==> flow/run.sh <==
#!/bin/bash
# the make line also repeats each setting of config.mk as NAME=value (left out here)
make -C /OpenROAD-flow-scripts/flow DESIGN_CONFIG=/design/flow/config.mk WORK_HOME=/design/flow/orfs CLKGATE_MAP_FILE= finish
==> flow/config.mk <==
export PLATFORM = sky130hd
export DESIGN_NAME = apb_ram
export DESIGN_NICKNAME = apb_ram
export VERILOG_FILES = /design/flow/design.v
export SDC_FILE = /design/flow/constraint.sdc
export NUM_CORES = 4
export LEC_CHECK = 0
export CAP_MARGIN = 20
export CORE_MARGIN = 2
export CORE_UTILIZATION = 21
export SLEW_MARGIN = 20
==> flow/constraint.sdc <==
create_clock -name core_clock -period 3.72 [get_ports {pclk}]
set_input_delay 0.7440 -clock core_clock [delete_from_list [all_inputs] [get_ports {pclk}]]
set_output_delay 0.7440 -clock core_clock [all_outputs]
set_load 0.01 [all_outputs]
==> flow/design.v <==
module apb_ram (
  input presetn,
  input pclk,
  input psel,
  input penable,
  input pwrite,
  input [31:0] paddr, pwdata,
  output reg [31:0] prdata,
  output reg pready, pslverr
);
  reg [31:0] mem [32];
  typedef enum {idle = 0, setup = 1, access = 2, transfer = 3} state_type;
  state_type state;
  always@(posedge pclk)
    begin
      if(presetn == 1'b0)  
        begin
        state <= idle;
        prdata <= 32'h00000000;
        pready <= 1'b0;
        pslverr <= 1'b0;
        for(int i = 0; i < 32; i++) 
        begin
          mem[i] <= 0;
        end
       end 
      else 
        begin
      case(state)
      idle : 
      begin
        prdata <= 32'h00000000;
        pready <= 1'b0;
        pslverr <= 1'b0;
        state   <= setup;
      end
      setup:  
      begin
           if(psel == 1'b1)
             state <= access;
           else
             state <= setup;
      end
      access: 
      begin 
        if(pwrite && penable) 
          begin
            if(paddr < 32) 
            begin
            mem[paddr] <= pwdata;
            state <= transfer;
            pslverr <= 1'b0;
            pready  <= 1'b1;
            end
            else 
            begin
            state <= transfer;
            pready <= 1'b1;
            pslverr <= 1'b1;
            end
          end
        else if (!pwrite && penable)
            begin
            if(paddr < 32) 
            begin
            prdata <= mem[paddr];
            state <= transfer;
            pready <= 1'b1;
            pslverr <= 1'b0;
            end
            else 
            begin
            state <= transfer;
            pready <= 1'b1;
            pslverr <= 1'b1;
            prdata <= 32'h00000000;
            end
          end
        else
           state <= setup;
       end  
        transfer: begin
          state <= setup;
          pready <= 1'b0;
          pslverr <= 1'b0;
        end
      default : state <= idle;
      endcase      
    end
  end
endmodule
==> results of run 1 <==
==> metal layers <==
layer	global-route usage, %	vias to the layer above	share of wire, %
met5	0	-	0.055
met4	5.67	8	4.5
met3	2.90	332	9.6
met2	22.3	1802	46
met1	18.6	15880	40
li1	-	13031	-
==> metrics by stage <==
step	power [mW]	setup WS, ns	hold WS [ns]	cells	utilization [%]
6_report	25.9	0.947	0.353	6659	25.2
5_1_grt	26.5	0.900	0.339	6658	25.2
2_1_floorplan	14.7	-0.827	0.466	3545	-
3_3_place_gp	15.6	0.301	0.448	6459	23.7
3_5_place_dp	15.6	0.273	0.449	6459	23.7
4_1_cts	26.0	0.832	0.317	6657	25.2
==> cell type report <==
| class | instances | area share [%] |
|---|---|---|
| clock buffers | 139 | 5.16 |
| flip-flops and latches | 1062 | 56.9 |
| clock inverters | 59 | 0.893 |
| well taps | 2958 | 6.68 |
| multi-input cells | 2180 | 24.8 |
| diodes | 2 | 0.00904 |
| repair buffers | 256 | 5.53 |
| inverters | 3 | 0.0203 |
==> impl_metrics.json, run 1 <==
{
  "end_kind": "output port",
  "gr-usage-all-layers_pct": 14.0,
  "drc_errors": 0,
  "ctsHoldBuffers": 0,
  "ys_sh_adder_pct": 0,
  "synth_warnings": 1,
  "placementRows": 172,
  "status": "no timing/DRC/antenna violations",
  "pwr_density_cell_nw_per_um2": 468,
  "areaGrowthSynthToFinish_pct": 18.9,
  "finalCriticalPeriod_ns": 2.77,
  "stdcell_area_um2": 55400,
  "dpl.hpwl_um": 98100,
  "pwr-share-seq_pct": 52.2,
  "power_frac_comb_pct": 7.2,
  "rsz0062_at_grt": "no",
  "yosys.area_share.aoi_pct": 4.66,
  "cts-htree-levels": 3,
  "topCombFamilyByArea": "simple AND/OR/NAND/NOR gates",
  "setup.worst_path.end": "prdata[0]",
  "hold_path_startpoint": "presetn",
  "vias_per_cell": 4.66,
  "tritoncts": "done",
  "clkSinkCount": 1062,
  "critical_path_required_ns": 2.98,
  "power_clock_mw": 10.5,
  "finalSetupViolCount": 0,
  "seqCellArea_um2": 31500,
  "whs_path_depth": 2,
  "crit_start": "prdata[0]",
  "crit_chain": "clkdlybuf4s50_1",
  "routedWlPerCell_um": 24.3,
  "num-fill-cells": 22919,
  "logic_area_um2": 13700,
  "ff_type": "edfxtp_1",
  "cts-root-buf": "clkbuf_16",
  "place.gp.congestion": 0.830,
  "top_area_cell": "edfxtp_1",
  "ir_drop_uv": 364,
  "top_cells_by_area": "edfxtp_1 (66%), nor2_1 (8.3%), mux2i_1 (8.3%)",
  "max_slew_margin_pct": 21.3,
  "core_area_um2": 220000,
  "rr_startpoint": "state[1]",
  "fin_crit_sh_pct": 74.5,
  "net-switching-power_mw": 6.00,
  "fmax_ghz": 0.361,
  "ys_types": 47,
  "post_cts_resized": 0,
  "nets": 3677,
  "slowest_delay_ns": 0.66,
  "avgSynthCellArea_um2": 13.1,
  "ys_sh_mux_pct": 11.4,
  "async_reset_ff_share_pct": 0,
  "synth-edff-count": 1024,
  "start_kind": "register",
  "synth_area_um2": 46600,
  "hold_viol": 0,
  "setup_tns_ns": 0,
  "xor_share_pct": 0,
  "yosys.area.top_type_share_pct": 66.0,
  "hold_end": "state[3]",
  "clkLatencyLatePin_ns": 0.73,
  "yosys_area_um2": 46600,
  "drv_cap": 0,
  "power_leader": "registers",
  "io_buffer_count": 102,
  "syn_inst": 3545,
  "first_iter_violations": 4117,
  "synth_flops": 1062,
  "wirelength_um": 162000,
  "critPathMaxFanout": 2,
  "grt_antenna_before_repair": 17,
  "warning_count": 31,
  "worst_pin_slew_ns": 1.18,
  "grt_pass1_wl_um": 228000,
  "power.share.clock_pct": 40.7,
  "grt_pass1_vias": 30306,
  "holdCritPathClass": "in -> reg",
  "dieWidth_um": 475,
  "firstDrtPassIters": 6,
  "p_leak_nw": 18.2,
  "cp_top_family": "flip-flops",
  "fp_util_pct": 21.2,
  "most_common_cell": "nor2_1",
  "ys_sh_simple_pct": 12.5,
  "ys_seq_share_pct": 67.7,
  "io_pins": 103,
  "dieArea_um2": 225000,
  "dpl_cell_area_um2": 52000,
  "syn-num-nets": 3614,
  "postCtsSetupBuffers": 0,
  "clockBufferDepth": 3,
  "crit_type": "reg -> out",
  "powerSeq_mw": 13.5,
  "cts_buffers": 105,
  "die_height_um": 475,
  "reg2reg_slack_ns": 1.16,
  "final_antenna_net_count": 0,
  "switching_share_pct": 23.2,
  "fin_skew_ns": 0.0235,
  "path_clk_slew_ns": 0.06,
  "r2r_end": "mem[13][16]",
  "yosys-stat-cells": 3545,
  "reg2reg_depth": 7,
  "crit_slowest_cell": "dfxtp_1",
  "cp_data_arrival_time_ns": 2.03,
  "grt_overflow": 0,
  "path_depth": 1,
  "p_comb_mw": 1.86,
  "path_buffers": 1,
  "slew_viol_final": 0,
  "top_cells_by_count": "nor2_1 (1,028), edfxtp_1 (1,024), mux2i_1 (384), nand2_1 (292), a22oi_1 (192)",
  "grt_max_degree": 112,
  "vias": 31053,
  "p_int_mw": 19.9
}
==> run 2, diff against run 1 <==
CORE_UTILIZATION = 40   (was 21)
GPL_ROUTABILITY_DRIVEN = 0   (was not set)
GPL_TIMING_DRIVEN = 0   (was not set)
MAX_ROUTING_LAYER = met5   (was not set)
SETUP_SLACK_MARGIN = 0.33   (was not set)
SLEW_MARGIN = 30   (was 20)
clock period = 2.6 ns   (was 3.72 ns; I/O delays follow)
==> run 2 against run 1 <==
Routed wire length is 26% higher; sequential share of layout area is 1.9 points lower; via count is 13% higher; cell count is 16% lower; first-iteration DRC count is 58% higher; cell area is 3.5% higher; flip-flop count stayed put; critical path depth is 8 higher; sequential power is 43% higher; synthesized cell count stayed put; non-clock buffer count is 319 higher; global-route usage is 19 points higher; largest cell class unchanged; largest power group unchanged.
==> impl_metrics.json, run 2 <==
{
  "topCombFamilyByArea": "simple AND/OR/NAND/NOR gates",
  "dieArea_um2": 119000,
  "max_slew_margin_pct": 41.5,
  "drv_cap": 0,
  "cts-htree-levels": 3,
  "p_comb_mw": 3.44,
  "cp_data_arrival_time_ns": 2.77,
  "fp_util_pct": 40.2,
  "power.share.clock_pct": 41.4,
  "synth_flops": 1062,
  "areaGrowthSynthToFinish_pct": 23.1,
  "net-switching-power_mw": 9.26,
  "hold_viol": 0,
  "slew_viol_final": 0,
  "grt_max_degree": 15,
  "worst_pin_slew_ns": 0.877,
  "fin_skew_ns": 0.0419,
  "crit_slowest_cell": "clkdlybuf4s15_2",
  "hold_path_startpoint": "penable",
  "dpl.hpwl_um": 139000,
  "async_reset_ff_share_pct": 0,
  "r2r_end": "mem[16][16]",
  "die_height_um": 345,
  "placementRows": 125,
  "fmax_ghz": 0.424,
  "grt_pass1_vias": 33209,
  "tritoncts": "done",
  "yosys-stat-cells": 3545,
  "path_depth": 9,
  "slowest_delay_ns": 0.45,
  "ys_types": 47,
  "cts_buffers": 112,
  "ys_sh_mux_pct": 11.4,
  "drc_errors": 0,
  "crit_chain": "clkdlybuf4s15_2, and3_4, and2_4, nand4_1, clkbuf_8, buf_12, o21ai_4, buf_8, buf_16",
  "routedWlPerCell_um": 36.8,
  "avgSynthCellArea_um2": 13.1,
  "start_kind": "primary input",
  "powerSeq_mw": 19.3,
  "status": "no timing/DRC/antenna violations",
  "path_clk_slew_ns": 0.06,
  "final_core_util_pct": 49.4,
  "path_buffers": 5,
  "placed_cells": 5231,
  "xor_share_pct": 0,
  "holdCritPathClass": "in -> reg",
  "firstDrtPassIters": 6,
  "ys_sh_adder_pct": 0,
  "nets": 4003,
  "gr-usage-all-layers_pct": 33.5,
  "grt_antenna_before_repair": 22,
  "most_common_cell": "nor2_1",
  "crit_start": "presetn",
  "fin_crit_sh_pct": 90.6,
  "pwr-share-seq_pct": 49.7,
  "critical_path_required_ns": 3.01,
  "clkSinkCount": 1062,
  "clkLatencyLatePin_ns": 0.73,
  "ff_type": "edfxtp_1",
  "top_cells_by_count": "nor2_1 (1,028), edfxtp_1 (1,024), mux2i_1 (384), nand2_1 (292), a22oi_1 (192)",
  "top_area_cell": "edfxtp_1",
  "timing.hold.ws_ns": 0.219,
  "setup.worst_path.end": "mem[16][16]",
  "io_buffer_count": 69,
  "synth_area_um2": 46600,
  "syn-num-nets": 3614,
  "power_clock_mw": 16.1,
  "rsz0062_at_grt": "yes",
  "warning_count": 29,
  "whs_path_depth": 3,
  "cp_top_family": "buffers and inverters",
  "yosys.area_share.aoi_pct": 4.66,
  "pwr_density_cell_nw_per_um2": 679,
  "p_int_mw": 29.6,
  "dieWidth_um": 345,
  "yosys.area.top_type_share_pct": 66.0,
  "synth-edff-count": 1024,
  "cts-root-buf": "clkbuf_16",
  "hold_end": "pready",
  "crit_type": "in -> reg",
  "vias": 35216,
  "final_antenna_net_count": 0,
  "vias_per_cell": 6.33,
  "ir_drop_uv": 545,
  "stdcell_count": 5563,
  "reg2reg_depth": 8,
  "switching_share_pct": 23.8,
  "ys_seq_share_pct": 67.7,
  "grt_pass1_wl_um": 272000,
  "end_kind": "register",
  "setup_tns_ns": 0,
  "ys_sh_simple_pct": 12.5,
  "power_frac_comb_pct": 8.8,
  "first_iter_violations": 6509,
  "critPathMaxFanout": 9,
  "rr_startpoint": "state[1]",
  "syn_inst": 3545,
  "finalPower_mw": 38.9,
  "clockBufferDepth": 3,
  "finalCriticalPeriod_ns": 2.36,
  "yosys_area_um2": 46600,
  "io_pins": 103,
  "core_area_um2": 116000,
  "top_cells_by_area": "edfxtp_1 (66%), nor2_1 (8.3%), mux2i_1 (8.3%)",
  "wirelength_um": 205000,
  "finalSetupViolCount": 0,
  "reg2reg_slack_ns": 0.28,
  "p_leak_nw": 20.6,
  "synth_warnings": 1,
  "power_leader": "registers",
  "grt_overflow": 0
}
run 2: per-stage QoR:
step	setup WS, ns	cell area, µm²
6_report	0.244	57300
5_1_grt	0.267	57300
4_1_cts	0.151	56900
3_5_place_dp	-1.44	52000
3_3_place_gp	-2.23	49600
2_1_floorplan	0.0853	47000
run 2: what timing repair did:
action | CTS | global route
setup buffers | 93 | 16
resized | 107 | 106
hold buffers | 0 | 0
gates cloned | 1 | 3
setup endpoints to repair | 2090 | 1553
pin swaps | 35 | 21
endpoints found under the hold margin | 0 | 0
run 2: final cells by class:
cell class,instances,area [µm²]
antenna,12,30.0
buffer,300,2180
clock buffer,164,3170
clock inverter,43,419
fill,9811,58600
inverter,3,11.3
multi-input combinational,2180,13700
sequential,1062,31500
tap,1524,1910
timing repair buffer,275,4330
run 2: layer usage:
metal | routed length, µm | share of wire (%) | global-route usage (%)
met1 | 71000 | 35 | 43.2
met2 | 85300 | 42 | 48.7
met3 | 33200 | 16 | 11.7
met4 | 14800 | 7.2 | 19.5
met5 | 261 | 0.13 | 0.400
==> run 3, diff against run 2 <==
CORE_UTILIZATION = 72   (was 40)
CTS_CLUSTER_SIZE = 44   (was not set)
GPL_ROUTABILITY_DRIVEN = not set   (was 0)
GPL_TIMING_DRIVEN = not set   (was 0)
MAX_ROUTING_LAYER = not set   (was met5)
PLACE_DENSITY = 0.66   (was not set)
SETUP_SLACK_MARGIN = not set   (was 0.33)
SLEW_MARGIN = 20   (was 30)
clock period = 1.31 ns   (was 2.6 ns; I/O delays follow)
==> run 3 against run 2 <==
Now fails the layout checks on negative setup slack; combinational power increased by 110%; power increased by 99%; utilization increased by 43 points; largest power group unchanged; clock power increased by 97%; routed wire length decreased by 0.25%; non-clock buffer count increased by 70; sequential power increased by 99%; synthesized cell count unchanged; critical path depth decreased by 1.
==> impl_metrics.json, run 3 <==
{
  "dpl.hpwl_um": 101000,
  "first_iter_violations": 10007,
  "p_leak_nw": 21.4,
  "worst_pin_slew_ns": 1.19,
  "fp_util_pct": 72.5,
  "top_area_cell": "edfxtp_1",
  "avgSynthCellArea_um2": 13.1,
  "cts_buffers": 102,
  "finalCriticalPeriod_ns": 2.51,
  "yosys_area_um2": 46600,
  "stdcell_area_um2": 59200,
  "ff_type": "edfxtp_1",
  "crit_type": "reg -> reg",
  "critical_path_required_ns": 1.73,
  "drv_cap": 0,
  "dieArea_um2": 66700,
  "start_kind": "register",
  "cp_data_arrival_time_ns": 2.93,
  "cts-htree-levels": 3,
  "ctsHoldBuffers": 0,
  "nets": 4063,
  "clkLatencyLatePin_ns": 0.71,
  "ys_seq_share_pct": 67.7,
  "crit_start": "state[1]",
  "path_clk_slew_ns": 0.07,
  "hold_viol": 0,
  "vias": 39444,
  "core_area_um2": 64200,
  "critPathMaxFanout": 7,
  "wirelength_um": 204000,
  "fin_crit_sh_pct": 191,
  "rsz0062_at_grt": "yes",
  "grt_pass1_wl_um": 245000,
  "firstDrtPassIters": 14,
  "holdCritPathClass": "in -> reg",
  "synth_flops": 1062,
  "routedWlPerCell_um": 41.2,
  "grt_antenna_before_repair": 15,
  "hold_end": "state[3]",
  "path_depth": 8,
  "fmax_ghz": 0.399,
  "powerSeq_mw": 38.5,
  "top_cells_by_area": "edfxtp_1 (66%), nor2_1 (8.3%), mux2i_1 (8.3%)",
  "vias_per_cell": 7.97,
  "io_buffer_count": 102,
  "power_frac_comb_pct": 9.4,
  "reg2reg_slack_ns": -1.20,
  "crit_chain": "and3_4, and2_4, nand4_1, buf_6, buf_12, buf_8, buf_12, nor2_1",
  "synth_warnings": 1,
  "slew_viol_final": 0,
  "placementRows": 93,
  "pwr-share-seq_pct": 49.7,
  "warning_count": 32,
  "setup.worst_path.end": "mem[1][19]",
  "syn-num-nets": 3614,
  "p_comb_mw": 7.25,
  "end_kind": "register",
  "power.share.clock_pct": 40.9,
  "ir_drop_uv": 1810,
  "synth_area_um2": 46600,
  "place.gp.congestion": 0.953,
  "synth-edff-count": 1024,
  "grt_overflow": 0,
  "syn_inst": 3545,
  "cp_top_family": "simple AND/OR/NAND/NOR gates",
  "status": "failed layout checks",
  "path_buffers": 4,
  "power_leader": "registers",
  "path_common_cell": "buf_12",
  "async_reset_ff_share_pct": 0,
  "clockBufferDepth": 3,
  "dpl_cell_area_um2": 51900,
  "io_pins": 103,
  "reg2reg_depth": 8,
  "tritoncts": "done",
  "ys_types": 47,
  "top_cells_by_count": "nor2_1 (1,028), edfxtp_1 (1,024), mux2i_1 (384), nand2_1 (292), a22oi_1 (192)",
  "yosys-stat-cells": 3545,
  "final_antenna_net_count": 0,
  "finalSetupViolCount": 2114,
  "crit_slowest_cell": "nor2_1",
  "clkSinkCount": 1062,
  "xor_share_pct": 0,
  "fin_skew_ns": 0.0285,
  "slowest_delay_ns": 0.62,
  "p_int_mw": 58.7,
  "die_height_um": 258,
  "layout_setup_ws_ns": -1.20,
  "rr_startpoint": "state[1]",
  "net-switching-power_mw": 18.7,
  "grt_max_degree": 75,
  "whs_path_depth": 4,
  "ys_sh_mux_pct": 11.4,
  "dieWidth_um": 258,
  "power_clock_mw": 31.7,
  "pwr_density_cell_nw_per_um2": 1310,
  "max_slew_margin_pct": 20.6,
  "dp_slack_ns": -1.57,
  "hold_path_startpoint": "presetn",
  "yosys.area.top_type_share_pct": 66.0,
  "r2r_end": "mem[1][19]",
  "ys_sh_simple_pct": 12.5,
  "switching_share_pct": 24.2,
  "check.faults": "negative setup slack",
  "yosys.area_share.aoi_pct": 4.66,
  "grt_pass1_vias": 36143,
  "setup_tns_ns": -1455.39,
  "gr-usage-all-layers_pct": 52.3,
  "drc_errors": 0,
  "cts-root-buf": "clkbuf_16",
  "areaGrowthSynthToFinish_pct": 27.2,
  "topCombFamilyByArea": "simple AND/OR/NAND/NOR gates",
  "most_common_cell": "nor2_1",
  "ys_sh_adder_pct": 0,
  "final_core_util_pct": 92.2
}
==> run 3: metrics by stage <==
stage          std cells  power [mW]  hold WS, ns
2_1_floorplan       3545        41.9        0.362
6_report            4952        77.4       0.0587
3_3_place_gp        4597        44.6        0.442
5_1_grt             4935        77.8       0.0800
3_5_place_dp        4597        44.8        0.448
4_1_cts             4844        74.8       0.0900
==> run 3: area by class of cell <==
type | instances | area, µm²
inverters | 3 | 11.3
flip-flops and latches | 1062 | 31500
repair buffers | 645 | 8800
clock inverters | 54 | 628
diodes | 18 | 45.0
well taps | 855 | 1070
multi-input cells | 2180 | 14300
fillers | 1964 | 4990
clock buffers | 135 | 2830
==> run 3: metal layers <==
| metal | global-route usage (%) | share of wire, % | vias to the layer above |
|---|---|---|---|
| met3 | 20.7 | 21 | 2083 |
| li1 | - | - | 13800 |
| met2 | 76.3 | 39 | 5470 |
| met5 | 0 | 0.29 | - |
| met4 | 39.0 | 13 | 28 |
| met1 | 63.5 | 27 | 18063 |
==> run 3: repair_timing <==
action / CTS / global route
setup buffers: 28 / 44
pin swaps: 66 / 33
gates resized: 231 / 134
endpoints found under the setup margin: 2114 / 2114
endpoints found under the hold margin: 0 / 0
cloned: 30 / 54
==> run 4, diff against run 3 <==
CELL_PAD_IN_SITES_GLOBAL_PLACEMENT = 0   (was not set)
CORE_UTILIZATION = 70   (was 72)
CTS_CLUSTER_SIZE = 15   (was 44)
GPL_TIMING_DRIVEN = 1   (was not set)
HOLD_SLACK_MARGIN = -0.07   (was not set)
PLACE_DENSITY = not set   (was 0.66)
PLACE_DENSITY_LB_ADDON = 0.08   (was not set)
SLEW_MARGIN = 40   (was 20)
clock period = 1.95 ns   (was 1.31 ns; I/O delays follow)
==> run 4 against run 3 <==
The layout still fails its checks (negative setup slack); worst hold slack worse by 0.024 ns; power is 34% lower; via count is 7.4% lower; critical path type is now in -> reg; largest cell class unchanged; largest power group unchanged; highest routed layer unchanged.
==> impl_metrics.json, run 4 <==
{
  "status": "failed layout checks",
  "check.faults": "negative setup slack",
  "powerSeq_mw": 25.8,
  "p_leak_nw": 21.1,
  "grt_max_degree": 113,
  "rsz0062_at_grt": "yes",
  "vias": 36521,
  "ys_sh_simple_pct": 12.5,
  "fin_crit_sh_pct": 122,
  "synth_warnings": 1,
  "slowest_delay_ns": 0.33,
  "placed_cells": 4563,
  "finalPower_mw": 51.3,
  "path_depth": 12,
  "path_clk_slew_ns": 0.07,
  "crit_type": "in -> reg",
  "ir_drop_uv": 1080,
  "grt_pass1_wl_um": 224000,
  "gr-usage-all-layers_pct": 46.5,
  "power_clock_mw": 20.7,
  "worst_pin_slew_ns": 0.859,
  "finalSetupViolCount": 1625,
  "pwr_density_cell_nw_per_um2": 884,
  "reg2reg_depth": 9,
  "vias_per_cell": 7.45,
  "topCombFamilyByArea": "simple AND/OR/NAND/NOR gates",
  "dieWidth_um": 262,
  "top_cells_by_area": "edfxtp_1 (66%), nor2_1 (8.3%), mux2i_1 (8.3%)",
  "holdCritPathClass": "in -> reg",
  "power_frac_comb_pct": 9.3,
  "most_common_cell": "nor2_1",
  "p_int_mw": 39.2,
  "dp_slack_ns": -0.786,
  "crit_start": "paddr[12]",
  "fin_skew_ns": 0.0339,
  "placementRows": 94,
  "slew_viol_final": 0,
  "yosys.area.top_type_share_pct": 66.0,
  "start_kind": "primary input",
  "clockBufferDepth": 3,
  "crit_slowest_cell": "nor4_1",
  "path_buffers": 8,
  "first_iter_violations": 7567,
  "ff_type": "edfxtp_1",
  "cp_data_arrival_time_ns": 2.77,
  "drc_errors": 0,
  "ys_sh_mux_pct": 11.4,
  "hold_path_startpoint": "presetn",
  "num-fill-cells": 2526,
  "wirelength_um": 182000,
  "r2r_end": "mem[27][4]",
  "path_common_cell": "buf_12",
  "synth-edff-count": 1024,
  "final_antenna_net_count": 0,
  "clkSinkCount": 1062,
  "ctsHoldBuffers": 0,
  "yosys.area_share.aoi_pct": 4.66,
  "synth_flops": 1062,
  "power_leader": "registers",
  "top_cells_by_count": "nor2_1 (1,028), edfxtp_1 (1,024), mux2i_1 (384), nand2_1 (292), a22oi_1 (192)",
  "place.gp.congestion": 0.941,
  "tritoncts": "done",
  "yosys-stat-cells": 3545,
  "io_buffer_count": 102,
  "fp_util_pct": 70.8,
  "end_kind": "register",
  "hold_viol": 0,
  "power.share.clock_pct": 40.4,
  "synth_area_um2": 46600,
  "rr_startpoint": "state[1]",
  "routedWlPerCell_um": 37.1,
  "top_area_cell": "edfxtp_1",
  "io_pins": 103,
  "critical_path_required_ns": 2.35,
  "grt_antenna_before_repair": 7,
  "xor_share_pct": 0,
  "reg2reg_slack_ns": -0.32,
  "cp_top_family": "buffers and inverters",
  "clkLatencyLatePin_ns": 0.71,
  "setup.worst_path.end": "mem[27][4]",
  "cts_buffers": 102,
  "syn-num-nets": 3614,
  "pwr-share-seq_pct": 50.3,
  "nets": 4016,
  "switching_share_pct": 23.6,
  "critPathMaxFanout": 6,
  "ys_seq_share_pct": 67.7,
  "die_height_um": 262,
  "areaGrowthSynthToFinish_pct": 24.8,
  "hold_end": "state[3]",
  "crit_chain": "dlygate4sd2_1, nor4_1, and3_1, buf_6, buf_6, nand4b_1, buf_12, buf_8, buf_12, o21ai_4, buf_12, clkbuf_16",
  "timing.hold.ws_ns": 0.0346,
  "fmax_ghz": 0.421,
  "net-switching-power_mw": 12.1,
  "stdcell_area_um2": 58100,
  "ys_sh_adder_pct": 0,
  "cts-htree-levels": 3,
  "final_core_util_pct": 88.3,
  "drv_cap": 0,
  "cts-root-buf": "clkbuf_16",
  "grt_pass1_vias": 33528,
  "layout_setup_ws_ns": -0.427,
  "avgSynthCellArea_um2": 13.1,
  "grt_overflow": 0,
  "setup_tns_ns": -310.34,
  "ys_types": 47,
  "firstDrtPassIters": 10,
  "max_slew_margin_pct": 42.7,
  "core_area_um2": 65700,
  "yosys_area_um2": 46600,
  "dpl_cell_area_um2": 51500,
  "dpl.hpwl_um": 93500,
  "async_reset_ff_share_pct": 0,
  "dieArea_um2": 68600,
  "finalCriticalPeriod_ns": 2.38,
  "syn_inst": 3545,
  "warning_count": 31,
  "p_comb_mw": 4.76,
  "stdcell_count": 4903,
  "whs_path_depth": 2
}
[run 4: layer usage]
| layer | global-route usage [%] | vias to the layer above | wire [µm] |
|---|---|---|---|
| met5 | 0 | - | 60 |
| met4 | 31.8 | 8 | 21500 |
| met3 | 12.2 | 1508 | 33300 |
| met2 | 70.6 | 4397 | 76100 |
| met1 | 59.5 | 16896 | 50900 |
| li1 | - | 13712 | - |
[run 4: timing repair]
action	4_1_cts	5_1_grt
pin swaps	17	23
resized	109	128
setup buffers	37	41
setup endpoints to repair	1907	1939
gates cloned	18	59
[run 4: cell type report]
type                            count  area [µm²]  share of cell area, %
Clock buffer                      135        2820                   4.86
Multi-Input combinational cell   2180       13900                   23.9
Sequential cell                  1062       31500                   54.3
Tap cell                          864        1080                   1.86
Clock inverter                     55         602                   1.04
Inverter                            3        11.3                 0.0194
Antenna cell                        6        15.0                 0.0259
Timing Repair Buffer              598        8170                   14.1
==> run 5, diff against run 4 <==
CELL_PAD_IN_SITES_GLOBAL_PLACEMENT = not set   (was 0)
CORE_UTILIZATION = 72   (was 70)
CTS_CLUSTER_SIZE = 37   (was 15)
GPL_TIMING_DRIVEN = not set   (was 1)
HOLD_SLACK_MARGIN = not set   (was -0.07)
PLACE_DENSITY = 0.66   (was not set)
PLACE_DENSITY_LB_ADDON = not set   (was 0.08)
SETUP_SLACK_MARGIN = 0.47   (was not set)
SLEW_MARGIN = 20   (was 40)
clock period = 1.83 ns   (was 1.95 ns; I/O delays follow)
==> run 5 against run 4 <==
Critical path depth shrank 4; cell count shrank 1.1%; clock power grew 5%; global-route usage grew 3.0 points; power grew 4.7%; combinational power shrank 3%; utilization grew 0.90 points; routed wire length shrank 5.7%; highest routed layer unchanged; via count shrank 2.9%; sequential share of layout area grew 0.76 points; die size shrank 2.7%; the layout still fails its checks (negative setup slack).
==> impl_metrics.json, run 5 <==
{
  "fin_crit_sh_pct": 118,
  "tritoncts": "done",
  "xor_share_pct": 0,
  "ctsHoldBuffers": 0,
  "most_common_cell": "nor2_1",
  "max_slew_margin_pct": 24.9,
  "die_height_um": 258,
  "slowest_delay_ns": 0.35,
  "setup.worst_path.end": "mem[23][16]",
  "ys_sh_mux_pct": 11.4,
  "firstDrtPassIters": 7,
  "net-switching-power_mw": 12.5,
  "hold_viol": 0,
  "critPathMaxFanout": 17,
  "io_pins": 103,
  "fp_util_pct": 72.5,
  "grt_max_degree": 57,
  "drc_errors": 0,
  "r2r_end": "mem[23][16]",
  "nets": 3971,
  "logic_area_um2": 14100,
  "top_area_cell": "edfxtp_1",
  "check.faults": "negative setup slack",
  "vias": 35461,
  "stdcell_area_um2": 57300,
  "clkSinkCount": 1062,
  "holdCritPathClass": "in -> reg",
  "worst_pin_slew_ns": 1.13,
  "dieWidth_um": 258,
  "yosys.area_share.aoi_pct": 4.66,
  "yosys-stat-cells": 3545,
  "async_reset_ff_share_pct": 0,
  "dpl_cell_area_um2": 52100,
  "gr-usage-all-layers_pct": 49.5,
  "end_kind": "register",
  "p_comb_mw": 4.60,
  "synth_area_um2": 46600,
  "critical_path_required_ns": 2.19,
  "hold_path_startpoint": "presetn",
  "routedWlPerCell_um": 35.4,
  "final_antenna_net_count": 0,
  "status": "failed layout checks",
  "finalCriticalPeriod_ns": 2.16,
  "grt_overflow": 0,
  "path_buffers": 4,
  "synth_flops": 1062,
  "vias_per_cell": 7.31,
  "setup_tns_ns": -276.17,
  "ff_type": "edfxtp_1",
  "syn_inst": 3545,
  "grt_antenna_before_repair": 5,
  "place.gp.congestion": 0.929,
  "core_area_um2": 64200,
  "power_clock_mw": 21.7,
  "grt_pass1_wl_um": 232000,
  "cp_data_arrival_time_ns": 2.52,
  "ys_seq_share_pct": 67.7,
  "seqCellArea_um2": 31500,
  "fin_skew_ns": 0.0195,
  "topCombFamilyByArea": "simple AND/OR/NAND/NOR gates",
  "cts_buffers": 104,
  "crit_type": "reg -> reg",
  "dp_slack_ns": -0.948,
  "power_frac_comb_pct": 8.6,
  "drv_cap": 0,
  "placed_cells": 4577,
  "yosys_area_um2": 46600,
  "crit_chain": "and3_4, and2_4, nand4b_1, buf_12, buf_12, o21ai_4, buf_4, buf_12",
  "warning_count": 32,
  "ys_sh_adder_pct": 0,
  "placementRows": 93,
  "power.share.clock_pct": 40.3,
  "pwr_density_cell_nw_per_um2": 938,
  "whs_path_depth": 3,
  "pwr-share-seq_pct": 51.2,
  "rsz0062_at_grt": "yes",
  "top_cells_by_count": "nor2_1 (1,028), edfxtp_1 (1,024), mux2i_1 (384), nand2_1 (292), a22oi_1 (192)",
  "crit_slowest_cell": "dfxtp_2",
  "hold_end": "state[3]",
  "clockBufferDepth": 3,
  "syn-num-nets": 3614,
  "synth-edff-count": 1024,
  "wirelength_um": 171000,
  "final_core_util_pct": 89.2,
  "use_met2_pct": 72.8,
  "fmax_ghz": 0.462,
  "num-fill-cells": 2531,
  "grt_use_met3_pct": 16.4,
  "start_kind": "register",
  "switching_share_pct": 23.2,
  "top_cells_by_area": "edfxtp_1 (66%), nor2_1 (8.3%), mux2i_1 (8.3%)",
  "ir_drop_uv": 1190,
  "path_common_cell": "buf_12",
  "clkLatencyLatePin_ns": 0.67,
  "finalSetupViolCount": 1813,
  "gr-usage-met1_pct": 63.2,
  "dpl.hpwl_um": 100000,
  "stdcell_count": 4850,
  "avgSynthCellArea_um2": 13.1,
  "powerSeq_mw": 27.5,
  "layout_setup_ws_ns": -0.332,
  "gr-max-usage-layer": "met2",
  "cts-root-buf": "clkbuf_16",
  "ys_types": 47,
  "dieArea_um2": 66700,
  "yosys.area.top_type_share_pct": 66.0,
  "path_clk_slew_ns": 0.06,
  "rr_startpoint": "state[1]",
  "synth_warnings": 1,
  "power_leader": "registers",
  "ys_sh_simple_pct": 12.5,
  "path_depth": 8,
  "areaGrowthSynthToFinish_pct": 23.1,
  "first_iter_violations": 7092,
  "crit_start": "state[1]",
  "grt_pass1_vias": 34695,
  "reg2reg_depth": 8,
  "io_buffer_count": 102,
  "reg2reg_slack_ns": -0.33,
  "p_leak_nw": 20.5,
  "cts-htree-levels": 3,
  "cp_top_family": "buffers and inverters",
  "slew_viol_final": 0,
  "p_int_mw": 41.3
}
run 5: final cells by class:
class	count	area share (%)
flip-flops and latches	1062	55.0
multi-input cells	2180	24.6
repair buffers	551	12.6
clock buffers	139	4.95
well taps	855	1.87
clock inverters	56	0.945
inverters	3	0.0196
diodes	4	0.0175
run 5: per-layer routing:
| metal | vias to the layer above | wire [µm] |
|---|---|---|
| met2 | 4082 | 74600 |
| met5 | - | 28 |
| met4 | 4 | 15300 |
| met1 | 16652 | 50200 |
| met3 | 1112 | 31300 |
| li1 | 13611 | - |
run 5: metrics by stage:
step                hold WS [ns]  total power [mW]
CTS                       0.0868              52.9
global placement           0.442              31.9
floorplan                  0.466              30.0
finish                     0.113              53.8
detailed placement         0.447              32.1
global route               0.112              54.4
run 5: timing repair:
item	4_1_cts	5_1_grt
pin swaps	65	15
resized	223	51
cloned	10	14
endpoints found under the setup margin	2114	2114
hold endpoints to repair	0	0
setup buffers	28	22
==> run 6, diff against run 5 <==
CELL_PAD_IN_SITES_DETAIL_PLACEMENT = 2   (was not set)
CELL_PAD_IN_SITES_GLOBAL_PLACEMENT = 0   (was not set)
CORE_UTILIZATION = 26   (was 72)
CTS_CLUSTER_DIAMETER = 134   (was not set)
CTS_CLUSTER_SIZE = 69   (was 37)
GPL_ROUTABILITY_DRIVEN = 1   (was not set)
GPL_TIMING_DRIVEN = 1   (was not set)
HOLD_SLACK_MARGIN = 0.11   (was not set)
MAX_ROUTING_LAYER = met4   (was not set)
MIN_ROUTING_LAYER = met2   (was not set)
PLACE_DENSITY = not set   (was 0.66)
SETUP_SLACK_MARGIN = not set   (was 0.47)
SLEW_MARGIN = 40   (was 20)
clock period = 1.63 ns   (was 1.83 ns; I/O delays follow)
==> run 6 against run 5 <==
Die size increased to 2.7 times the previous value; the run now fails in 5_1_grt; area after synthesis unchanged; synthesized cell count unchanged.
==> impl_metrics.json, run 6 <==
{
  "cts-htree-levels": 1,
  "syn-num-nets": 3614,
  "avgSynthCellArea_um2": 13.1,
  "ys_seq_share_pct": 67.7,
  "io_buffer_count": 102,
  "gr-usage-all-layers_pct": 50.7,
  "grt_overflow": 1,
  "cts_buffers": 26,
  "syn_inst": 3545,
  "yosys.area.top_type_share_pct": 66.0,
  "ys_sh_mux_pct": 11.4,
  "xor_share_pct": 0,
  "dpl.hpwl_um": 134000,
  "synth_flops": 1062,
  "clkSinkCount": 1062,
  "synth-edff-count": 1024,
  "yosys-stat-cells": 3545,
  "synth_area_um2": 46600,
  "dp_slack_ns": -1.46,
  "error": "[ERROR GRT-0232] Routing congestion too high. Check the congestion heatmap in the GUI.",
  "cts-root-buf": "clkbuf_16",
  "ys_sh_adder_pct": 0,
  "dieWidth_um": 427,
  "clockBufferDepth": 3,
  "yosys.area_share.aoi_pct": 4.66,
  "die_height_um": 427,
  "topCombFamilyByArea": "simple AND/OR/NAND/NOR gates",
  "io_pins": 103,
  "yosys_area_um2": 46600,
  "place.gp.congestion": 0.910,
  "async_reset_ff_share_pct": 0,
  "top_cells_by_area": "edfxtp_1 (66%), nor2_1 (8.3%), mux2i_1 (8.3%)",
  "fp_util_pct": 26.1,
  "ys_sh_simple_pct": 12.5,
  "haltStage": "5_1_grt",
  "core_area_um2": 178000,
  "synth_warnings": 1,
  "ys_types": 47,
  "top_cells_by_count": "nor2_1 (1,028), edfxtp_1 (1,024), mux2i_1 (384), nand2_1 (292), a22oi_1 (192)",
  "placementRows": 155,
  "ff_type": "edfxtp_1",
  "dieArea_um2": 182000,
  "status": "stopped before the end",
  "top_area_cell": "edfxtp_1",
  "most_common_cell": "nor2_1"
}
run 6: repair_timing:
item                       in CTS
hold buffers                    1
resized                       375
setup endpoints to repair    2107
hold endpoints to repair        1
cloned                         32
pin swaps                      63
setup buffers                  46
run 6: routing by layer:
metal / GRT overflow / GRT usage [%]
met1: - / -
met2: 0 / 51.6
met4: 1 / 41.3
met5: - / -
met3: 0 / 55.1
run 6: per-stage QoR:
stage | area, µm² | cells | utilization, % | hold WS, ns
after detailed placement | 53700 | 6058 | 30.1 | 0.459
after floorplan | 47000 | 3545 | - | 0.426
after global placement | 53700 | 6058 | 30.1 | 0.449
after CTS | 57200 | 6184 | 32.1 | 0.141
==> run 7, diff against run 6 <==
CELL_PAD_IN_SITES_DETAIL_PLACEMENT = not set   (was 2)
CELL_PAD_IN_SITES_GLOBAL_PLACEMENT = not set   (was 0)
CORE_ASPECT_RATIO = 1.27   (was not set)
CORE_MARGIN = 10   (was 2)
CORE_UTILIZATION = 40   (was 26)
CTS_CLUSTER_DIAMETER = not set   (was 134)
CTS_CLUSTER_SIZE = not set   (was 69)
GPL_ROUTABILITY_DRIVEN = not set   (was 1)
GPL_TIMING_DRIVEN = not set   (was 1)
HOLD_SLACK_MARGIN = not set   (was 0.11)
MAX_ROUTING_LAYER = not set   (was met4)
MIN_ROUTING_LAYER = not set   (was met2)
SLEW_MARGIN = 20   (was 40)
TNS_END_PERCENT = 80   (was not set)
clock period = 2.6 ns   (was 1.63 ns; I/O delays follow)
==> run 7 against run 6 <==
Now clean on timing, DRC and antenna; area after synthesis unchanged; synthesized cell count unchanged; die size decreased by 28%.
==> impl_metrics.json, run 7 <==
{
  "status": "no timing/DRC/antenna violations",
  "switching_share_pct": 22.6,
  "clkSinkCount": 1062,
  "dieWidth_um": 323,
  "top_area_cell": "edfxtp_1",
  "synth-edff-count": 1024,
  "syn_inst": 3545,
  "fin_skew_ns": 0.0203,
  "synth_warnings": 1,
  "hold_viol": 0,
  "top_cells_by_count": "nor2_1 (1,028), edfxtp_1 (1,024), mux2i_1 (384), nand2_1 (292), a22oi_1 (192)",
  "path_depth": 6,
  "core_area_um2": 116000,
  "logic_area_um2": 13700,
  "synth_area_um2": 46600,
  "power_leader": "registers",
  "drv_cap": 0,
  "p_comb_mw": 2.92,
  "start_kind": "register",
  "dieArea_um2": 131000,
  "hold_end": "state[3]",
  "diodes": 0,
  "ys_sh_adder_pct": 0,
  "vias_per_cell": 5.79,
  "grt_antenna_before_repair": 4,
  "rsz0062_at_grt": "no",
  "yosys_area_um2": 46600,
  "clkLatencyLatePin_ns": 0.71,
  "io_buffer_count": 102,
  "crit_start": "state[1]",
  "placementRows": 141,
  "firstDrtPassIters": 6,
  "holdCritPathClass": "in -> reg",
  "reg2reg_slack_ns": 0.24,
  "xor_share_pct": 0,
  "cts_buffers": 103,
  "critical_path_required_ns": 3.02,
  "cp_top_family": "buffers and inverters",
  "die_height_um": 404,
  "warning_count": 28,
  "cts-root-buf": "clkbuf_16",
  "setup.worst_path.end": "mem[0][8]",
  "place.gp.congestion": 0.875,
  "path_clk_slew_ns": 0.06,
  "whs_path_depth": 3,
  "ir_drop_uv": 512,
  "vias": 31232,
  "net-switching-power_mw": 8.46,
  "synth_flops": 1062,
  "wirelength_um": 153000,
  "p_int_mw": 29.0,
  "critPathMaxFanout": 90,
  "crit_type": "reg -> reg",
  "post_cts_resized": 0,
  "ctsHoldBuffers": 0,
  "final_antenna_net_count": 0,
  "topCombFamilyByArea": "simple AND/OR/NAND/NOR gates",
  "ff_type": "edfxtp_1",
  "rr_startpoint": "state[1]",
  "power_frac_comb_pct": 7.8,
  "top_cells_by_area": "edfxtp_1 (66%), nor2_1 (8.3%), mux2i_1 (8.3%)",
  "path_buffers": 2,
  "async_reset_ff_share_pct": 0,
  "ys_seq_share_pct": 67.7,
  "powerSeq_mw": 19.3,
  "power.share.clock_pct": 40.6,
  "ys_sh_mux_pct": 11.4,
  "avgSynthCellArea_um2": 13.1,
  "fmax_ghz": 0.423,
  "first_iter_violations": 3914,
  "ys_sh_simple_pct": 12.5,
  "ys_types": 47,
  "reg2reg_depth": 6,
  "worst_pin_slew_ns": 1.00,
  "end_kind": "register",
  "gr-usage-all-layers_pct": 23.2,
  "yosys.area_share.aoi_pct": 4.66,
  "r2r_end": "mem[0][8]",
  "tritoncts": "done",
  "fp_util_pct": 40.2,
  "routedWlPerCell_um": 28.4,
  "yosys.area.top_type_share_pct": 66.0,
  "cts-htree-levels": 3,
  "hold_path_startpoint": "presetn",
  "areaGrowthSynthToFinish_pct": 19.7,
  "most_common_cell": "nor2_1",
  "num-fill-cells": 9938,
  "dpl_cell_area_um2": 52300,
  "dpl.hpwl_um": 101000,
  "crit_slowest_cell": "buf_12",
  "power_clock_mw": 15.2,
  "io_pins": 103,
  "yosys-stat-cells": 3545,
  "nets": 3871,
  "fin_crit_sh_pct": 90.9,
  "timing.hold.ws_ns": 0.216,
  "clockBufferDepth": 3,
  "finalCriticalPeriod_ns": 2.36,
  "finalPower_mw": 37.4,
  "grt_max_degree": 91,
  "slowest_delay_ns": 0.47,
  "crit_chain": "and3_1, and2_1, nand4_1, buf_4, buf_12, nor2_1",
  "drc_errors": 0,
  "finalSetupViolCount": 0,
  "syn-num-nets": 3614,
  "cp_data_arrival_time_ns": 2.79,
  "postCtsSetupBuffers": 0,
  "slew_viol_final": 0,
  "pwr_density_cell_nw_per_um2": 672,
  "stdcell_area_um2": 55700,
  "pwr-share-seq_pct": 51.6,
  "grt_overflow": 0,
  "max_slew_margin_pct": 33.3,
  "grt_pass1_vias": 30532,
  "seqCellArea_um2": 31500,
  "p_leak_nw": 19.4,
  "grt_pass1_wl_um": 218000
}
## run 7: final cells by class
type,instances,area share (%)
Sequential cell,1062,56.5
Multi-Input combinational cell,2180,24.6
Timing Repair Buffer,452,9.35
Clock buffer,144,5.16
Tap cell,1501,3.37
Clock inverter,50,0.927
Inverter,3,0.0202
## run 7: metal layers
metal	part of all wire (%)	vias to the layer above	GRT usage, %
li1	-	13369	-
met4	3.7	6	8.73
met5	0.024	-	0
met1	39	15837	30.5
met3	11	322	5.40
met2	47	1698	37.0
## run 7: stage by stage
stage | instances | utilization (%) | setup WS (ns) | TNS [ns]
after floorplan | 3545 | - | -0.284 | -86.73
after global placement | 5198 | 45.2 | -0.277 | -264.11
after detailed placement | 5198 | 45.2 | -0.346 | -342.34
after CTS | 5392 | 48.1 | 0.240 | 0
after global routing | 5392 | 48.1 | 0.155 | 0
final | 5392 | 48.1 | 0.236 | 0
==> run 8, diff against run 7 <==
CTS_CLUSTER_DIAMETER = 268   (was not set)
clock period = 3.78 ns   (was 2.6 ns; I/O delays follow)
==> run 8 against run 7 <==
Still clean on timing, DRC and antenna; critical path depth is 1 lower; utilization decreased by 2.0 points; sequential share of layout area increased by 2.5 points; clock skew increased by 0.0048 ns; cell area decreased by 4.2%; first-iteration DRC count shrank 6.4%; setup slack gained 0.85 ns; register-to-register slack gained 1.2 ns; worst hold slack improved by 0.12 ns; critical endpoint is now prdata[31]; largest power group unchanged; highest routed layer unchanged.
==> impl_metrics.json, run 8 <==
{
  "start_kind": "primary input",
  "wirelength_um": 156000,
  "routedWlPerCell_um": 29.9,
  "cts-htree-levels": 3,
  "powerSeq_mw": 13.3,
  "r2r_end": "mem[11][19]",
  "holdCritPathClass": "in -> reg",
  "num-fill-cells": 10124,
  "syn_inst": 3545,
  "rr_startpoint": "state[1]",
  "clkSinkCount": 1062,
  "critical_path_required_ns": 4.35,
  "net-switching-power_mw": 5.85,
  "hold_path_startpoint": "presetn",
  "io_pins": 103,
  "yosys.area_share.aoi_pct": 4.66,
  "crit_chain": "clkdlybuf4s50_1, and4b_2, a22oi_1, o2111ai_1, o31ai_1",
  "ir_drop_uv": 322,
  "power_leader": "registers",
  "status": "no timing/DRC/antenna violations",
  "most_common_cell": "nor2_1",
  "ys_sh_adder_pct": 0,
  "avgSynthCellArea_um2": 13.1,
  "gr-usage-all-layers_pct": 23.4,
  "drc_errors": 0,
  "path_clk_slew_ns": 0.07,
  "syn-num-nets": 3614,
  "crit_start": "paddr[4]",
  "power.share.clock_pct": 40.8,
  "topCombFamilyByArea": "simple AND/OR/NAND/NOR gates",
  "yosys-stat-cells": 3545,
  "areaGrowthSynthToFinish_pct": 14.7,
  "clockBufferDepth": 3,
  "crit_type": "in -> reg",
  "p_leak_nw": 18.2,
  "clkLatencyLatePin_ns": 0.72,
  "reg2reg_slack_ns": 1.46,
  "grt_overflow": 0,
  "yosys.area.top_type_share_pct": 66.0,
  "dieWidth_um": 323,
  "pwr_density_cell_nw_per_um2": 478,
  "grt_pass1_wl_um": 220000,
  "dieArea_um2": 131000,
  "fmax_ghz": 0.371,
  "ys_sh_simple_pct": 12.5,
  "hold_end": "state[3]",
  "grt_antenna_before_repair": 3,
  "nets": 3687,
  "cp_top_family": "simple AND/OR/NAND/NOR gates",
  "whs_path_depth": 2,
  "core_area_um2": 116000,
  "fp_util_pct": 40.2,
  "placementRows": 141,
  "critPathMaxFanout": 24,
  "first_iter_violations": 3662,
  "dpl.hpwl_um": 91300,
  "warning_count": 30,
  "ctsHoldBuffers": 0,
  "placed_cells": 5016,
  "top_area_cell": "edfxtp_1",
  "rsz0062_at_grt": "no",
  "vias": 30732,
  "finalCriticalPeriod_ns": 2.70,
  "synth-edff-count": 1024,
  "reg2reg_depth": 6,
  "cp_data_arrival_time_ns": 3.27,
  "grt_pass1_vias": 30388,
  "ys_types": 47,
  "dpl_cell_area_um2": 50000,
  "power_clock_mw": 10.4,
  "fin_crit_sh_pct": 71.3,
  "final_antenna_net_count": 0,
  "max_slew_margin_pct": 19.2,
  "finalPower_mw": 25.5,
  "stdcell_area_um2": 53400,
  "fin_skew_ns": 0.0251,
  "p_int_mw": 19.7,
  "synth_area_um2": 46600,
  "postCtsSetupBuffers": 0,
  "place.gp.congestion": 0.824,
  "timing.hold.ws_ns": 0.340,
  "path_buffers": 1,
  "switching_share_pct": 22.9,
  "hold_viol": 0,
  "cts-root-buf": "clkbuf_16",
  "tritoncts": "done",
  "yosys_area_um2": 46600,
  "finalSetupViolCount": 0,
  "top_cells_by_count": "nor2_1 (1,028), edfxtp_1 (1,024), mux2i_1 (384), nand2_1 (292), a22oi_1 (192)",
  "slowest_delay_ns": 1.16,
  "power_frac_comb_pct": 7.0,
  "worst_pin_slew_ns": 1.21,
  "vias_per_cell": 5.91,
  "async_reset_ff_share_pct": 0,
  "ys_sh_mux_pct": 11.4,
  "layout_setup_ws_ns": 1.08,
  "drv_cap": 0,
  "end_kind": "register",
  "path_depth": 5,
  "pwr-share-seq_pct": 52.1,
  "firstDrtPassIters": 6,
  "ys_seq_share_pct": 67.7,
  "grt_max_degree": 124,
  "setup.worst_path.end": "prdata[31]",
  "synth_warnings": 1,
  "top_cells_by_area": "edfxtp_1 (66%), nor2_1 (8.3%), mux2i_1 (8.3%)",
  "io_buffer_count": 102,
  "p_comb_mw": 1.79,
  "synth_flops": 1062,
  "ff_type": "edfxtp_1",
  "dp_slack_ns": 0.458,
  "slew_viol_final": 0,
  "cts_buffers": 101,
  "stdcell_count": 5204,
  "die_height_um": 404,
  "xor_share_pct": 0,
  "crit_slowest_cell": "and4b_2",
  "post_cts_resized": 0
}
-- run 8: cell type report --
cell class / instances / area, µm² / share of cell area, %
clock buffer: 117 / 2660 / 4.98
timing repair buffer: 270 / 2900 / 5.42
sequential: 1062 / 31500 / 59.0
inverter: 3 / 11.3 / 0.0211
tap: 1501 / 1880 / 3.52
multi-input combinational: 2180 / 13700 / 25.7
clock inverter: 70 / 697 / 1.31
antenna: 1 / 2.50 / 0.00469
-- run 8: through the flow --
step / util, % / setup TNS, ns
finish: 46.1 / 0
global route: 46.1 / 0
CTS: 46.1 / 0
detailed placement: 43.2 / 0
global placement: 43.2 / 0
floorplan: - / -108.77
-- run 8: routing by layer --
metal,wire (µm),part of all wire (%),GRT usage [%],up-vias
met4,7640,4.9,10.6,2
li1,-,-,-,13053
met2,76900,49,39.9,1725
met1,57100,37,29.1,15580
met5,10,0.0064,0,-
met3,14000,9.0,3.67,372
==> run 9, diff against run 8 <==
CORE_ASPECT_RATIO = not set   (was 1.27)
CORE_MARGIN = 2   (was 10)
CORE_UTILIZATION = 70   (was 40)
CTS_CLUSTER_DIAMETER = not set   (was 268)
CTS_CLUSTER_SIZE = 16   (was not set)
TNS_END_PERCENT = not set   (was 80)
clock period = 1.77 ns   (was 3.78 ns; I/O delays follow)
==> run 9 against run 8 <==
Now fails the layout checks on negative setup slack; via count increased by 26%; sequential share of layout area decreased by 6.2 points; die size shrank 47%; power rose by 120%; critical path depth up 3; first-iteration DRC count rose by 140%; register-to-register slack worse by 2.0 ns; routed wire length is 31% higher; cell count is 4.6% lower; critical endpoint is now mem[2][29]; largest cell class unchanged; largest power group unchanged; highest routed layer unchanged.
==> impl_metrics.json, run 9 <==
{
  "syn-num-nets": 3614,
  "hold_viol": 0,
  "gr-usage-all-layers_pct": 50.2,
  "start_kind": "register",
  "critical_path_required_ns": 2.15,
  "firstDrtPassIters": 14,
  "io_pins": 103,
  "powerSeq_mw": 28.5,
  "syn_inst": 3545,
  "ys_types": 47,
  "p_comb_mw": 5.60,
  "grt_antenna_before_repair": 14,
  "routedWlPerCell_um": 40.9,
  "p_int_mw": 42.5,
  "vias": 38808,
  "slew_viol_final": 0,
  "grt_pass1_wl_um": 238000,
  "max_slew_margin_pct": 25.3,
  "whs_path_depth": 4,
  "synth_warnings": 1,
  "core_area_um2": 65700,
  "timing.hold.ws_ns": 0.169,
  "synth_area_um2": 46600,
  "clkSinkCount": 1062,
  "ys_sh_mux_pct": 11.4,
  "crit_slowest_cell": "dfxtp_2",
  "layout_setup_ws_ns": -0.517,
  "warning_count": 33,
  "clkLatencyLatePin_ns": 0.72,
  "ys_seq_share_pct": 67.7,
  "place.gp.congestion": 0.909,
  "cp_data_arrival_time_ns": 2.67,
  "synth_flops": 1062,
  "most_common_cell": "nor2_1",
  "ff_type": "edfxtp_1",
  "drv_cap": 0,
  "top_area_cell": "edfxtp_1",
  "grt_overflow": 0,
  "tritoncts": "done",
  "async_reset_ff_share_pct": 0,
  "path_common_cell": "buf_12",
  "holdCritPathClass": "in -> reg",
  "finalCriticalPeriod_ns": 2.29,
  "dieArea_um2": 68600,
  "ys_sh_adder_pct": 0,
  "switching_share_pct": 24.5,
  "slowest_delay_ns": 0.33,
  "fin_crit_sh_pct": 129,
  "ir_drop_uv": 992,
  "drc_errors": 0,
  "reg2reg_slack_ns": -0.52,
  "top_cells_by_area": "edfxtp_1 (66%), nor2_1 (8.3%), mux2i_1 (8.3%)",
  "yosys.area_share.aoi_pct": 4.66,
  "io_buffer_count": 102,
  "yosys_area_um2": 46600,
  "nets": 4074,
  "clockBufferDepth": 3,
  "ys_sh_simple_pct": 12.5,
  "worst_pin_slew_ns": 1.12,
  "net-switching-power_mw": 13.8,
  "critPathMaxFanout": 6,
  "status": "failed layout checks",
  "hold_path_startpoint": "presetn",
  "topCombFamilyByArea": "simple AND/OR/NAND/NOR gates",
  "path_buffers": 4,
  "setup.worst_path.end": "mem[2][29]",
  "yosys-stat-cells": 3545,
  "final_antenna_net_count": 0,
  "dpl.hpwl_um": 96500,
  "vias_per_cell": 7.81,
  "power_leader": "registers",
  "cts-root-buf": "clkbuf_16",
  "die_height_um": 262,
  "hold_end": "state[3]",
  "num-fill-cells": 2180,
  "placed_cells": 4574,
  "crit_chain": "and3_4, and2_4, nand4_1, buf_4, buf_12, o21ai_4, buf_6, buf_12",
  "xor_share_pct": 0,
  "fin_skew_ns": 0.0410,
  "crit_type": "reg -> reg",
  "wirelength_um": 203000,
  "dieWidth_um": 262,
  "areaGrowthSynthToFinish_pct": 28.1,
  "cts_buffers": 103,
  "power_clock_mw": 22.2,
  "pwr-share-seq_pct": 50.6,
  "p_leak_nw": 21.6,
  "path_clk_slew_ns": 0.06,
  "fmax_ghz": 0.437,
  "finalSetupViolCount": 1975,
  "cts-htree-levels": 3,
  "fp_util_pct": 70.8,
  "power.share.clock_pct": 39.5,
  "synth-edff-count": 1024,
  "avgSynthCellArea_um2": 13.1,
  "power_frac_comb_pct": 9.9,
  "r2r_end": "mem[2][29]",
  "reg2reg_depth": 8,
  "top_cells_by_count": "nor2_1 (1,028), edfxtp_1 (1,024), mux2i_1 (384), nand2_1 (292), a22oi_1 (192)",
  "grt_pass1_vias": 34609,
  "check.faults": "negative setup slack",
  "end_kind": "register",
  "stdcell_count": 4966,
  "pwr_density_cell_nw_per_um2": 944,
  "placementRows": 94,
  "yosys.area.top_type_share_pct": 66.0,
  "cp_top_family": "buffers and inverters",
  "rr_startpoint": "state[1]",
  "rsz0062_at_grt": "yes",
  "crit_start": "state[1]",
  "grt_max_degree": 115,
  "first_iter_violations": 8678,
  "path_depth": 8
}
## run 9: cell type report
cell class / instances / area (µm²) / area share (%)
Antenna cell: 10 / 25.0 / 0.0419
Clock buffer: 147 / 2930 / 4.90
Clock inverter: 45 / 355 / 0.596
Inverter: 3 / 11.3 / 0.0189
Multi-Input combinational cell: 2180 / 14500 / 24.3
Sequential cell: 1062 / 31500 / 52.8
Tap cell: 864 / 1080 / 1.81
Timing Repair Buffer: 655 / 9250 / 15.5
## run 9: per-layer routing
metal,global-route usage [%],wire length [µm],vias up
met3,17.8,42200,1938
met2,73.3,80800,5017
met4,37.5,25000,29
met1,62.4,54700,17980
met5,0,554,-
li1,-,-,13844
## run 9: what timing repair did
item / 4_1_cts / 5_1_grt
pin swaps: 19 / 76
gates cloned: 39 / 57
resized: 194 / 307
buffers inserted: 74 / 43
endpoints found under the setup margin: 2041 / 1992
hold buffers: 0 / 0
## run 9: per-stage QoR
stage | utilization [%] | area (µm²) | setup TNS (ns) | total power, mW | setup slack (ns)
floorplan | - | 47000 | -519.96 | 31.0 | -0.579
global placement | 78.8 | 51800 | -1698.74 | 33.0 | -1.04
detailed placement | 78.8 | 51800 | -1873.52 | 33.1 | -1.16
CTS | 87.1 | 57300 | -184.53 | 54.6 | -0.270
global route | 90.7 | 59600 | -426.50 | 56.7 | -0.479
finish | 90.7 | 59700 | -407.08 | 56.3 | -0.517
==> run 10, diff against run 9 <==
ABC_AREA = 0   (was not set)
CAP_MARGIN = 25   (was 20)
CELL_PAD_IN_SITES_DETAIL_PLACEMENT = 2   (was not set)
CELL_PAD_IN_SITES_GLOBAL_PLACEMENT = 0   (was not set)
CORE_MARGIN = 3   (was 2)
CORE_UTILIZATION = 54   (was 70)
CTS_CLUSTER_DIAMETER = 376   (was not set)
CTS_CLUSTER_SIZE = not set   (was 16)
MAX_ROUTING_LAYER = met4   (was not set)
MIN_ROUTING_LAYER = met1   (was not set)
PLACE_DENSITY_LB_ADDON = 0.11   (was not set)
SETUP_SLACK_MARGIN = -0.25   (was not set)
SLEW_MARGIN = 0   (was 20)
TNS_END_PERCENT = 25   (was not set)
clock period = 3.58 ns   (was 1.77 ns; I/O delays follow)
==> run 10 against run 9 <==
The run now fails in 4_1_cts; die size rose by 31%; area after synthesis is the same; synthesized cell count did not move.
==> impl_metrics.json, run 10 <==
{
  "dpl.hpwl_um": 133000,
  "haltStage": "4_1_cts",
  "error": "[ERROR DPL-0033] detailed placement checks failed during check placement.",
  "avgSynthCellArea_um2": 13.1,
  "syn-num-nets": 3614,
  "synth-edff-count": 1024,
  "yosys_area_um2": 46600,
  "synth_warnings": 1,
  "xor_share_pct": 0,
  "place.gp.congestion": 0.895,
  "most_common_cell": "nor2_1",
  "yosys-stat-cells": 3545,
  "yosys.area_share.aoi_pct": 4.66,
  "ys_sh_adder_pct": 0,
  "ys_seq_share_pct": 67.7,
  "dp_slack_ns": -0.0563,
  "synth_flops": 1062,
  "yosys.area.top_type_share_pct": 66.0,
  "ys_sh_simple_pct": 12.5,
  "async_reset_ff_share_pct": 0,
  "dieWidth_um": 300,
  "core_area_um2": 85300,
  "ys_sh_mux_pct": 11.4,
  "dieArea_um2": 89800,
  "top_cells_by_area": "edfxtp_1 (66%), nor2_1 (8.3%), mux2i_1 (8.3%)",
  "placementRows": 107,
  "ys_types": 47,
  "die_height_um": 300,
  "dpl_cell_area_um2": 49800,
  "fp_util_pct": 54.6,
  "ff_type": "edfxtp_1",
  "placed_cells": 4662,
  "io_buffer_count": 102,
  "top_area_cell": "edfxtp_1",
  "synth_area_um2": 46600,
  "top_cells_by_count": "nor2_1 (1,028), edfxtp_1 (1,024), mux2i_1 (384), nand2_1 (292), a22oi_1 (192)",
  "status": "stopped before the end",
  "topCombFamilyByArea": "simple AND/OR/NAND/NOR gates",
  "syn_inst": 3545,
  "io_pins": 103
}
## run 10: per-stage QoR
stage	util [%]	hold slack, ns
2_1_floorplan	-	0.466
3_3_place_gp	58.4	0.463
3_5_place_dp	58.4	0.499
==> run 11, diff against run 10 <==
ABC_AREA = not set   (was 0)
CAP_MARGIN = 20   (was 25)
CELL_PAD_IN_SITES_DETAIL_PLACEMENT = not set   (was 2)
CELL_PAD_IN_SITES_GLOBAL_PLACEMENT = not set   (was 0)
CORE_MARGIN = 2   (was 3)
CORE_UTILIZATION = 66   (was 54)
CTS_CLUSTER_DIAMETER = not set   (was 376)
CTS_CLUSTER_SIZE = 55   (was not set)
MAX_ROUTING_LAYER = not set   (was met4)
MIN_ROUTING_LAYER = not set   (was met1)
PLACE_DENSITY_LB_ADDON = not set   (was 0.11)
SETUP_SLACK_MARGIN = not set   (was -0.25)
SLEW_MARGIN = 20   (was 0)
TNS_END_PERCENT = not set   (was 25)
clock period = 1.51 ns   (was 3.58 ns; I/O delays follow)
==> run 11 against run 10 <==
Now fails the layout checks on negative setup slack; area after synthesis unchanged; synthesized cell count unchanged; die size decreased by 19%.
==> impl_metrics.json, run 11 <==
{
  "status": "failed layout checks",
  "check.faults": "negative setup slack",
  "end_kind": "register",
  "firstDrtPassIters": 9,
  "syn-num-nets": 3614,
  "gr-usage-all-layers_pct": 46.1,
  "layout_setup_ws_ns": -0.572,
  "path_clk_slew_ns": 0.06,
  "hold_viol": 0,
  "finalSetupViolCount": 2109,
  "path_buffers": 5,
  "cts_buffers": 105,
  "tritoncts": "done",
  "wl_met2_um": 80200,
  "io_pins": 103,
  "worst_pin_slew_ns": 1.05,
  "yosys.area_share.aoi_pct": 4.66,
  "grt_pass1_wl_um": 237000,
  "fp_util_pct": 66.6,
  "pwr_density_cell_nw_per_um2": 1080,
  "async_reset_ff_share_pct": 0,
  "avgSynthCellArea_um2": 13.1,
  "whs_path_depth": 5,
  "fin_skew_ns": 0.0352,
  "synth_area_um2": 46600,
  "rsz0062_at_grt": "yes",
  "yosys-stat-cells": 3545,
  "crit_start": "state[1]",
  "slowest_delay_ns": 0.33,
  "dpl.hpwl_um": 94600,
  "stdcell_count": 5038,
  "switching_share_pct": 23.9,
  "cts-root-buf": "clkbuf_16",
  "most_common_cell": "nor2_1",
  "ys_seq_share_pct": 67.7,
  "fin_crit_sh_pct": 138,
  "topCombFamilyByArea": "simple AND/OR/NAND/NOR gates",
  "power_leader": "registers",
  "dieWidth_um": 270,
  "power.share.clock_pct": 40.3,
  "rr_startpoint": "state[1]",
  "stdcell_area_um2": 60800,
  "clkLatencyLatePin_ns": 0.72,
  "wirelength_um": 188000,
  "powerSeq_mw": 33.3,
  "ctsHoldBuffers": 0,
  "synth_flops": 1062,
  "top_area_cell": "edfxtp_1",
  "timing.hold.ws_ns": 0.211,
  "dpl_cell_area_um2": 51600,
  "dieArea_um2": 72700,
  "vias_per_cell": 7.28,
  "crit_chain": "and3_4, and2_4, nand4_1, buf_6, buf_12, buf_12, o21ai_4, buf_6, buf_12",
  "wl_met3_um": 34600,
  "grt_overflow": 0,
  "finalCriticalPeriod_ns": 2.08,
  "fmax_ghz": 0.480,
  "warning_count": 32,
  "top_cells_by_area": "edfxtp_1 (66%), nor2_1 (8.3%), mux2i_1 (8.3%)",
  "wl_met1_um": 55600,
  "pwr-share-seq_pct": 50.8,
  "crit_type": "reg -> reg",
  "synth_warnings": 1,
  "hold_path_startpoint": "presetn",
  "cp_top_family": "buffers and inverters",
  "yosys.area.top_type_share_pct": 66.0,
  "vias": 36666,
  "cp_data_arrival_time_ns": 2.47,
  "finalPower_mw": 65.7,
  "r2r_end": "mem[30][1]",
  "placed_cells": 4634,
  "reg2reg_slack_ns": -0.57,
  "die_height_um": 270,
  "clockBufferDepth": 3,
  "p_leak_nw": 21.9,
  "xor_share_pct": 0,
  "drv_cap": 0,
  "ys_sh_adder_pct": 0,
  "slew_viol_final": 0,
  "drc_errors": 0,
  "power_clock_mw": 26.5,
  "path_depth": 9,
  "setup_tns_ns": -754.22,
  "reg2reg_depth": 9,
  "crit_slowest_cell": "dfxtp_2",
  "areaGrowthSynthToFinish_pct": 30.6,
  "ff_type": "edfxtp_1",
  "grt_pass1_vias": 34006,
  "top_cells_by_count": "nor2_1 (1,028), edfxtp_1 (1,024), mux2i_1 (384), nand2_1 (292), a22oi_1 (192)",
  "ys_sh_mux_pct": 11.4,
  "nets": 4069,
  "placementRows": 97,
  "synth-edff-count": 1024,
  "num-fill-cells": 3005,
  "net-switching-power_mw": 15.7,
  "final_antenna_net_count": 0,
  "ir_drop_uv": 1160,
  "grt_antenna_before_repair": 4,
  "path_common_cell": "buf_12",
  "top_layer_used": "met5",
  "power_frac_comb_pct": 9.0,
  "p_comb_mw": 5.89,
  "io_buffer_count": 102,
  "start_kind": "register",
  "routedWlPerCell_um": 37.3,
  "cts-htree-levels": 3,
  "ys_types": 47,
  "clkSinkCount": 1062,
  "syn_inst": 3545,
  "core_area_um2": 69900,
  "first_iter_violations": 7585,
  "critPathMaxFanout": 10,
  "holdCritPathClass": "in -> reg",
  "hold_end": "state[3]",
  "yosys_area_um2": 46600,
  "setup.worst_path.end": "mem[30][1]",
  "max_slew_margin_pct": 29.7,
  "place.gp.congestion": 0.911,
  "critical_path_required_ns": 1.90,
  "ys_sh_simple_pct": 12.5,
  "grt_max_degree": 78,
  "p_int_mw": 50.0
}
[run 11: area by class of cell]
cell class	count	area [µm²]	area share [%]
multi-input combinational	2180	15000	24.7
timing repair buffer	648	9610	15.8
clock buffer	147	2970	4.88
inverter	3	11.3	0.0185
tap	940	1180	1.93
clock inverter	52	445	0.733
antenna	6	15.0	0.0247
sequential	1062	31500	51.9
[run 11: layer usage]
layer | global-route usage [%] | up-vias
li1 | - | 13862
met1 | 60.4 | 17428
met2 | 69.2 | 4154
met3 | 14.0 | 1216
met4 | 25.9 | 6
met5 | 0 | -
[run 11: timing repair]
item,CTS,global route
gates resized,400,268
cloned,47,60
pin swaps,145,80
setup endpoints to repair,2114,2107
hold endpoints to repair,0,0
setup buffers,61,40
[run 11: per-stage QoR]
stage	utilization, %	setup slack, ns
after CTS	83.1	-0.447
after global routing	86.9	-0.562
after global placement	73.9	-1.36
after floorplan	-	-0.787
final	86.9	-0.572
after detailed placement	73.9	-1.39
Power figures rest on the tool's default switching activity, not on a simulated workload.
